== lane 1 ==
==> flow/design.v (excerpt) <==
module CPUSystem(Clock, Reset, T, Mem_Address, Mem_WData, Mem_RData, Mem_Read, Mem_Write);
For scale: ~4300 cells after synthesis, ~240 flip-flops, roughly 44 I/O pins.
Settings: LEC_CHECK=0, ABC_AREA=1, CAP_MARGIN=10, CELL_PAD_IN_SITES_DETAIL_PLACEMENT=0, CELL_PAD_IN_SITES_GLOBAL_PLACEMENT=0, CORE_ASPECT_RATIO=0.92, CORE_MARGIN=2, CORE_UTILIZATION=72, CTS_CLUSTER_DIAMETER=231, GPL_ROUTABILITY_DRIVEN=1, MAX_ROUTING_LAYER=met5, MIN_ROUTING_LAYER=met1, PLACE_DENSITY=0.37, SETUP_SLACK_MARGIN=0.42, SLEW_MARGIN=30; clock period 5.11 ns.
run.sh (not shown) runs the stock make flow with config.mk's settings and CLKGATE_MAP_FILE=.
Lane 1 completed end to end; final checks failed (setup timing).
Input changes introduced in lane 2 (baseline for comparison: lane 1):
- a deleted PLACE_DENSITY that had been 0.37
- a deleted MIN_ROUTING_LAYER that had been met1
- a change of SLEW_MARGIN from 30 to 20
- a change of CAP_MARGIN from 10 to 0
- a deleted MAX_ROUTING_LAYER that had been met5
- a deleted GPL_ROUTABILITY_DRIVEN that had been 1
- a deleted CELL_PAD_IN_SITES_GLOBAL_PLACEMENT that had been 0
- a change of SETUP_SLACK_MARGIN from 0.42 to 0.41
- an added CTS_CLUSTER_SIZE of 100
- a deleted CELL_PAD_IN_SITES_DETAIL_PLACEMENT that had been 0
- a deleted CORE_ASPECT_RATIO that had been 0.92
- a change of CTS_CLUSTER_DIAMETER from 231 to 376
### Flow results
Lane 1 completed end to end; final checks failed (setup timing). Lane 2 terminated abnormally: 5_1_grt reported GRT-0232. In the tables for lane 1 and lane 2, post-place setup slack reads lower with lane 2. Of lane 2 and lane 1, it is lane 2 that has the lower fraction of the core area occupied by cells at floorplan. As far as simple-gate area share of the yosys netlist goes, lane 2 and lane 1 are indistinguishable; the numbers are identical. Taking lane 1 as the reference point, the placed instance area of lane 2 rises by 980 um^2. Distinct cell type count of the synthesized netlist: lane 1 vs lane 2 identical. Going from lane 1 to lane 2, the total CTS buffers was found to have gone down by 22.
[inputs] lane 3 vs lane 2
- CAP_MARGIN changed from 0 to 20
- CORE_ASPECT_RATIO newly set to 0.99
- CTS_CLUSTER_SIZE changed from 100 to 78
- CTS_CLUSTER_DIAMETER removed (was 376)
- PLACE_DENSITY newly set to 0.35
- HOLD_SLACK_MARGIN newly set to 0.07
- SETUP_SLACK_MARGIN removed (was 0.41)
==> comparison <==
Against lane 2, lane 3 reports a number of cells after detailed placement that is lower.
Lane 3 finished all stages; layout check result: FAIL, due to setup timing.
In terms of netlist area before placement, lane 3 and lane 2 differ only marginally.
Summary — initial core utilization, lane 3 relative to lane 2: higher, by 0.73 points.
## Diff of input files: lane 4 against lane 3
- a deleted CORE_ASPECT_RATIO that had been 0.99
- a change of CORE_UTILIZATION from 72 to 40
- a deleted ABC_AREA that had been 1
- a deleted CTS_CLUSTER_SIZE that had been 78
- a deleted PLACE_DENSITY that had been 0.35
- a deleted HOLD_SLACK_MARGIN that had been 0.07
- a change of the clock period (ns, I/O delays scaled along) from 5.11 to 9.2
- Lane 4 reached the final stage; the timing, DRC and antenna checks on its layout passed.
- Core utilization: lane 4 lower than lane 3
- Of lane 4 and lane 3, the run reporting the higher via count was lane 3.
- Delta (lane 4 minus lane 3): mean cell area of the mapped netlist rose by 20%; worst hold slack went down 0.0078 ns; area growth from synthesis to layout moved down; number of cells produced by synthesis saw a decrease; core outline area climbed about 80%.
- Comparing relative max-transition margin for lane 4 and lane 3, the smaller number came from lane 3.
#### Input delta (lane 5 over lane 4)
- the clock period (ns, I/O delays scaled along) now 16.5, was 9.2
### Flow results
Lane 5 was carried through to the last stage, and its layout satisfied the timing, DRC and antenna checks.
First-pass GRT wire length delta (lane 5 -> lane 4): insignificant
In the reports for lane 4 and lane 5, the smaller actual slew at the worst max-slew pin belongs to lane 4.
Synthesized cell area: lane 5 vs lane 4 identical
A capture point of the worst path of Mem_WData[7] is what lane 4 shows, while Mem_WData[6] belongs to lane 5.
The run showing the greater total power is lane 4.
Fill cell instance count of the final layout in lane 5 is 0.48% lower than in lane 4
Between lane 5 and lane 4, the aggregate routed wire length figures differ only marginally.
Compared to lane 4, lane 5 shows a wider setup margin.
The fraction of area in registers of lane 4 and that of lane 5 are within noise of each other.

---

Setup of v30:
Starting RTL as in the previous note.
export LEC_CHECK = 0
export CAP_MARGIN = 20
export CELL_PAD_IN_SITES_DETAIL_PLACEMENT = 1
export CELL_PAD_IN_SITES_GLOBAL_PLACEMENT = 3
export CORE_ASPECT_RATIO = 1.42
export CORE_MARGIN = 10
export CORE_UTILIZATION = 56
export CTS_CLUSTER_DIAMETER = 68
export GPL_TIMING_DRIVEN = 1
export PLACE_DENSITY_LB_ADDON = 0.03
export SETUP_SLACK_MARGIN = 1.62
export SLEW_MARGIN = 20
create_clock -name core_clock -period 6.54 [get_ports {Clock}]
Stage in which a tool error killed v30: 3_1_place_gp_skip_io.
Edits applied to the flow inputs when going from v30 to v11:
# v30
export LEC_CHECK = 0
export CAP_MARGIN = 20
export CELL_PAD_IN_SITES_DETAIL_PLACEMENT = 1
export CELL_PAD_IN_SITES_GLOBAL_PLACEMENT = 3
export CORE_ASPECT_RATIO = 1.42
export CORE_MARGIN = 10
export CORE_UTILIZATION = 56
export CTS_CLUSTER_DIAMETER = 68
export GPL_TIMING_DRIVEN = 1
export PLACE_DENSITY_LB_ADDON = 0.03
export SETUP_SLACK_MARGIN = 1.62
export SLEW_MARGIN = 20
create_clock -name core_clock -period 6.54 [get_ports {Clock}]
# v11
export LEC_CHECK = 0
export CAP_MARGIN = 20
export CORE_MARGIN = 2
export CORE_UTILIZATION = 66
export SETUP_SLACK_MARGIN = 2.61
export SLEW_MARGIN = 20
create_clock -name core_clock -period 9.71 [get_ports {Clock}]
[summary]
- v11 reached the final stage; the timing, DRC and antenna checks on its layout passed.
- From v30 to v11, number of instances in the synthesized netlist did not move at all.
- v11 vs v30 — horizontal die size climbed slightly
- Note that the area of the core recorded for v30 amounts to 1.17 times the value seen in v11.
- [compare] base=v30 new=v11: vertical die dimension lower; basic-gate share of the synthesized area counting and, or, nand and nor cells has remained practically unchanged; die size lost 27%; chip area in the Yosys report closely matched the old numbers.
- Measured against v11, the number of core rows of v30 comes out at 1.3 times the reference value.
- Compared with v30, v11 shows a higher effective utilization at floorplan.
Here is what was changed in the inputs of v13 compared with v11.
# v11
export LEC_CHECK = 0
export CAP_MARGIN = 20
export CORE_MARGIN = 2
export CORE_UTILIZATION = 66
export SETUP_SLACK_MARGIN = 2.61
export SLEW_MARGIN = 20
create_clock -name core_clock -period 9.71 [get_ports {Clock}]
# v13
export LEC_CHECK = 0
export ABC_AREA = 1
export CAP_MARGIN = 20
export CORE_MARGIN = 2
export CORE_UTILIZATION = 72
export PLACE_DENSITY_LB_ADDON = 0.19
export SLEW_MARGIN = 20
create_clock -name core_clock -period 5.37 [get_ports {Clock}]
### Flow results
Complete run, failing final checks: v13, reason negative setup slack. Sort v13 and v11 by total of fill cells in the finished design, ascending, and v13 comes first. Worst-skew pair later-pin latency is lower on v13. On global-route usage, the lower figure sits with v11, not v13. Status: register area share after synthesis parity (v13, v11). Diff v11..v13 | clock skew | negligible.
--- input diff v13..v12 ---
# v13
export LEC_CHECK = 0
export ABC_AREA = 1
export CAP_MARGIN = 20
export CORE_MARGIN = 2
export CORE_UTILIZATION = 72
export PLACE_DENSITY_LB_ADDON = 0.19
export SLEW_MARGIN = 20
create_clock -name core_clock -period 5.37 [get_ports {Clock}]
# v12
export LEC_CHECK = 0
export ABC_AREA = 1
export CAP_MARGIN = 20
export CORE_MARGIN = 2
export CORE_UTILIZATION = 72
export PLACE_DENSITY_LB_ADDON = 0.19
export SLEW_MARGIN = 20
create_clock -name core_clock -period 5.32 [get_ports {Clock}]
### Flow results
[flow] v12 | stages: complete | final checks: fail | reason: negative setup slack. From v13 to v12 the numbers moved as follows: wire length of the first global-routing pass comparable, average wire per cell in the routed design now larger. Sequential cell count: v12 vs v13 identical. Overall routing resource usage in v12 is 0.22 points above v13. A library cell contributing the largest single delay on the critical path of dfxtp_1 is what v12 shows, while fa_2 belongs to v13. Against v13, clock power in v12 came out worse. On area growth from synthesis to layout: v12 sits above v13. Diff v13 -> v12: power saw an increase, number of logic stages on the critical path including buffering saw an increase. Clock skew: v12 vs v13 up 0.0085 ns.

---

== violet ==
CPUSystem again, from the RTL that the note above started with.
## CPUSystem
module CPUSystem(Clock, Reset, T, Mem_Address, Mem_WData, Mem_RData, Mem_Read, Mem_Write);
clock: 11.0 ns
lec_check: 0
abc_area: 1
cap_margin: 15
cell_pad_in_sites_detail_placement: 0
cell_pad_in_sites_global_placement: 3
core_aspect_ratio: 0.82
core_margin: 2
core_utilization: 30
gpl_routability_driven: 1
max_routing_layer: met5
min_routing_layer: met2
place_density_lb_addon: 0.24
setup_slack_margin: -0.87
slew_margin: 10
tns_end_percent: 80
Edits applied to the flow inputs when going from violet to indigo:
- SETUP_SLACK_MARGIN: -0.87 -> 1.47
- TNS_END_PERCENT: 80 -> unset
- SLEW_MARGIN: 10 -> 30
- CAP_MARGIN: 15 -> 10
- CELL_PAD_IN_SITES_GLOBAL_PLACEMENT: 3 -> 0
- the clock period (ns, I/O delays scaled along): 11.0 -> 5.62
--- outcome ---
- Measured against indigo, the final non-filler cell area of violet comes out at 0.901 times the reference value.
- indigo ends up with lower sequential share of layout area than violet does.
- The run showing the greater clock skew is violet.
- Total power of indigo is higher than that of violet.
- Per the comparison of indigo with violet, number of clock-tree buffers in the layout fell 11; critical path depth did not really move.
For cedar, these inputs were changed with respect to indigo:
- MIN_ROUTING_LAYER: met2 -> met1
- PLACE_DENSITY_LB_ADDON: 0.24 -> unset
- CORE_UTILIZATION: 30 -> 56
==> results <==
Number of antenna violations at the first check in global routing, indigo and cedar, higher one = cedar. Looking at sequential share of layout area, cedar sits 0.72 points higher than indigo does. The via density per instance in cedar was lower than what indigo gave. In the metrics for indigo and cedar, the one carrying the higher power per cell area is indigo. Per the comparison of cedar with indigo, clock-buffer cell count has decreased, met3 wirelength from detailed routing lower, total power -9.0%.
The following lists how onyx was set up differently from cedar:
- swapping 10 for 20 in CAP_MARGIN
- swapping 56 for 40 in CORE_UTILIZATION
- clearing SETUP_SLACK_MARGIN, which used to be 1.47
- clearing GPL_ROUTABILITY_DRIVEN, which used to be 1
- swapping 30 for 20 in SLEW_MARGIN
- clearing CELL_PAD_IN_SITES_DETAIL_PLACEMENT, which used to be 0
- clearing ABC_AREA, which used to be 1
- clearing CELL_PAD_IN_SITES_GLOBAL_PLACEMENT, which used to be 0
- clearing MAX_ROUTING_LAYER, which used to be met5
- clearing MIN_ROUTING_LAYER, which used to be met1
- clearing CORE_ASPECT_RATIO, which used to be 0.82
- swapping 5.62 for 12.0 in the clock period (ns, I/O delays scaled along)
### Flow results
Reported for onyx and cedar, count of clock tree sinks turned out identical to the last digit.
Compared with cedar, onyx shows wire length of the first global-routing pass that has gone down slightly.
Lower largest stage delay on the critical path among onyx and cedar: cedar
Re global-route total usage across every layer: onyx is 13 points down on cedar.
In onyx relative to cedar, net count of the finished layout had gone down by more than 10%.
[onyx vs cedar] critical path depth: lower in onyx
Taking cedar as the reference point, the power after layout of onyx falls by 73%.
Pre-placement core utilization for onyx is lower than for cedar.
Worst hold slack delta (onyx − cedar): unfavourable
Worst setup slack after layout came out higher on onyx than on cedar.
Post-synthesis instance area, onyx and cedar: higher on onyx
> inputs changed (onyx -> yarrow)
- changing CORE_UTILIZATION from 40 to 66
- setting SETUP_SLACK_MARGIN to 1.14 for the first time
- changing the clock period (ns, I/O delays scaled along) from 12.0 to 7.83
## What came out
Across onyx and yarrow, none had a timing, DRC or antenna violation.
Delta (yarrow minus onyx): worst hold path stage count essentially unchanged, hold slack increased 0.0089 ns, total cell area at the placement stage decreased about 1.5%, sequential cell area increased 31 µm².
Compared with onyx, yarrow instantiates a smaller number of cells.
[compare] base=onyx new=yarrow: cell total after placement lost 7.6%, area overhead of the layout relative to synthesis +2.7 points.
onyx and yarrow ended up with nearly the same number of flip-flops and latches.
yarrow vs onyx: critical path depth up
Compared with onyx, yarrow shows total wire length after detailed routing lower by about 2.3%.

---

Setup of run 1:
CPUSystem again, from the RTL that the note above started with.
// CPUSystem
module CPUSystem(Clock, Reset, T, Mem_Address, Mem_WData, Mem_RData, Mem_Read, Mem_Write);
Settings: LEC_CHECK=0, CAP_MARGIN=20, CORE_MARGIN=2, CORE_UTILIZATION=72, CTS_CLUSTER_DIAMETER=47, CTS_CLUSTER_SIZE=31, PLACE_DENSITY_LB_ADDON=0.28, SETUP_SLACK_MARGIN=2.67, SLEW_MARGIN=20; clock period 14.4 ns.
For run 2, these inputs were changed with respect to run 1:
# run 1
export LEC_CHECK = 0
export CAP_MARGIN = 20
export CORE_MARGIN = 2
export CORE_UTILIZATION = 72
export CTS_CLUSTER_DIAMETER = 47
export CTS_CLUSTER_SIZE = 31
export PLACE_DENSITY_LB_ADDON = 0.28
export SETUP_SLACK_MARGIN = 2.67
export SLEW_MARGIN = 20
create_clock -name core_clock -period 14.4 [get_ports {Clock}]
# run 2
export LEC_CHECK = 0
export CAP_MARGIN = 20
export CORE_MARGIN = 2
export CORE_UTILIZATION = 57
export SETUP_SLACK_MARGIN = 2.67
export SLEW_MARGIN = 20
create_clock -name core_clock -period 9.34 [get_ports {Clock}]
[summary]
- Worst-case setup margin in the final layout delta (run 2 − run 1): unfavourable
- From run 1 to run 2 the numbers moved as follows: violation count after the first detailed-route iteration went down by 2,191; global-route usage over all layers went down by 11 points; non-clock inverter total of the final layout was more or less identical; sum of routed wire segments on met1 went up by 4400 um.
- Diff run 1 -> run 2 | via count of the first global-routing pass | decrease of 1,119
- Summary of run 2 over run 1: layout buffer count excluding clock buffers increased 81%; share of total power in the clock network decreased 5.6 points.
diff inputs: run 2 => run 3
# run 2
export LEC_CHECK = 0
export CAP_MARGIN = 20
export CORE_MARGIN = 2
export CORE_UTILIZATION = 57
export SETUP_SLACK_MARGIN = 2.67
export SLEW_MARGIN = 20
create_clock -name core_clock -period 9.34 [get_ports {Clock}]
# run 3
export LEC_CHECK = 0
export CAP_MARGIN = 20
export CORE_MARGIN = 2
export CORE_UTILIZATION = 37
export SLEW_MARGIN = 20
create_clock -name core_clock -period 9.2 [get_ports {Clock}]
## What came out
In the tables for run 3 and run 2, pin count of the biggest net entering global routing reads lower with run 3.
Run 3 vs run 2 — net switching power of the design rose about 2%.
Cmp run 3 vs run 2: met2 track demand over resource lower in run 3
Relative to run 2, the final cell utilization of the core of run 3 is lower by 24 points.
Diff run 3 and run 2: multi-input logic portion of the cell area higher in run 2
The sum of routed wire length over all layers of run 3 was inferior to that of run 2.
Relative to run 2, amount of wire on met2 after detailed routing increased by 400 um in run 3.
Sort run 3 and run 2 by portion of the layout cell area used by non-clock buffers asc -> top: run 3
Note that the first-iteration DRC count recorded for run 2 amounts to 1.2 times the value seen in run 3.
[run 3 vs run 2] part of the total power dissipated in the clock network: higher in run 3
#### Input delta (run 4 over run 3)
# run 3
export LEC_CHECK = 0
export CAP_MARGIN = 20
export CORE_MARGIN = 2
export CORE_UTILIZATION = 37
export SLEW_MARGIN = 20
create_clock -name core_clock -period 9.2 [get_ports {Clock}]
# run 4
export LEC_CHECK = 0
export CAP_MARGIN = 20
export CORE_MARGIN = 2
export CORE_UTILIZATION = 72
export CTS_CLUSTER_DIAMETER = 46
export CTS_CLUSTER_SIZE = 31
export SETUP_SLACK_MARGIN = -0.72
export SLEW_MARGIN = 20
create_clock -name core_clock -period 11.6 [get_ports {Clock}]
Findings:
Run 4: done, clean on timing, DRC and antenna
[run 4 vs run 3] worst setup slack: higher in run 4
A timing endpoint of the critical path of Mem_WData[6] is what run 4 shows, while Mem_WData[7] belongs to run 3.
Going from run 3 to run 4, the required time at the endpoint of the critical path was found to have gone up by 1.92 ns.
Compared with run 3, run 4 shows total length of routed met3 wires higher by about 70%.
Relative to run 3, sequential share of cell area increased by 0.40 points in run 4.
Summary of the comparison: largest stage delay on the critical path is higher in run 4, relative to run 3.
Row proportion of cell area occupied by multi-input gates: run 4 higher / run 3 lower
When the final numbers for run 4 and run 3 were put side by side, the part of the total power dissipated in combinational logic turned out to be smaller in run 4.
Power figures rest on the tool's default switching activity, not on a simulated workload.
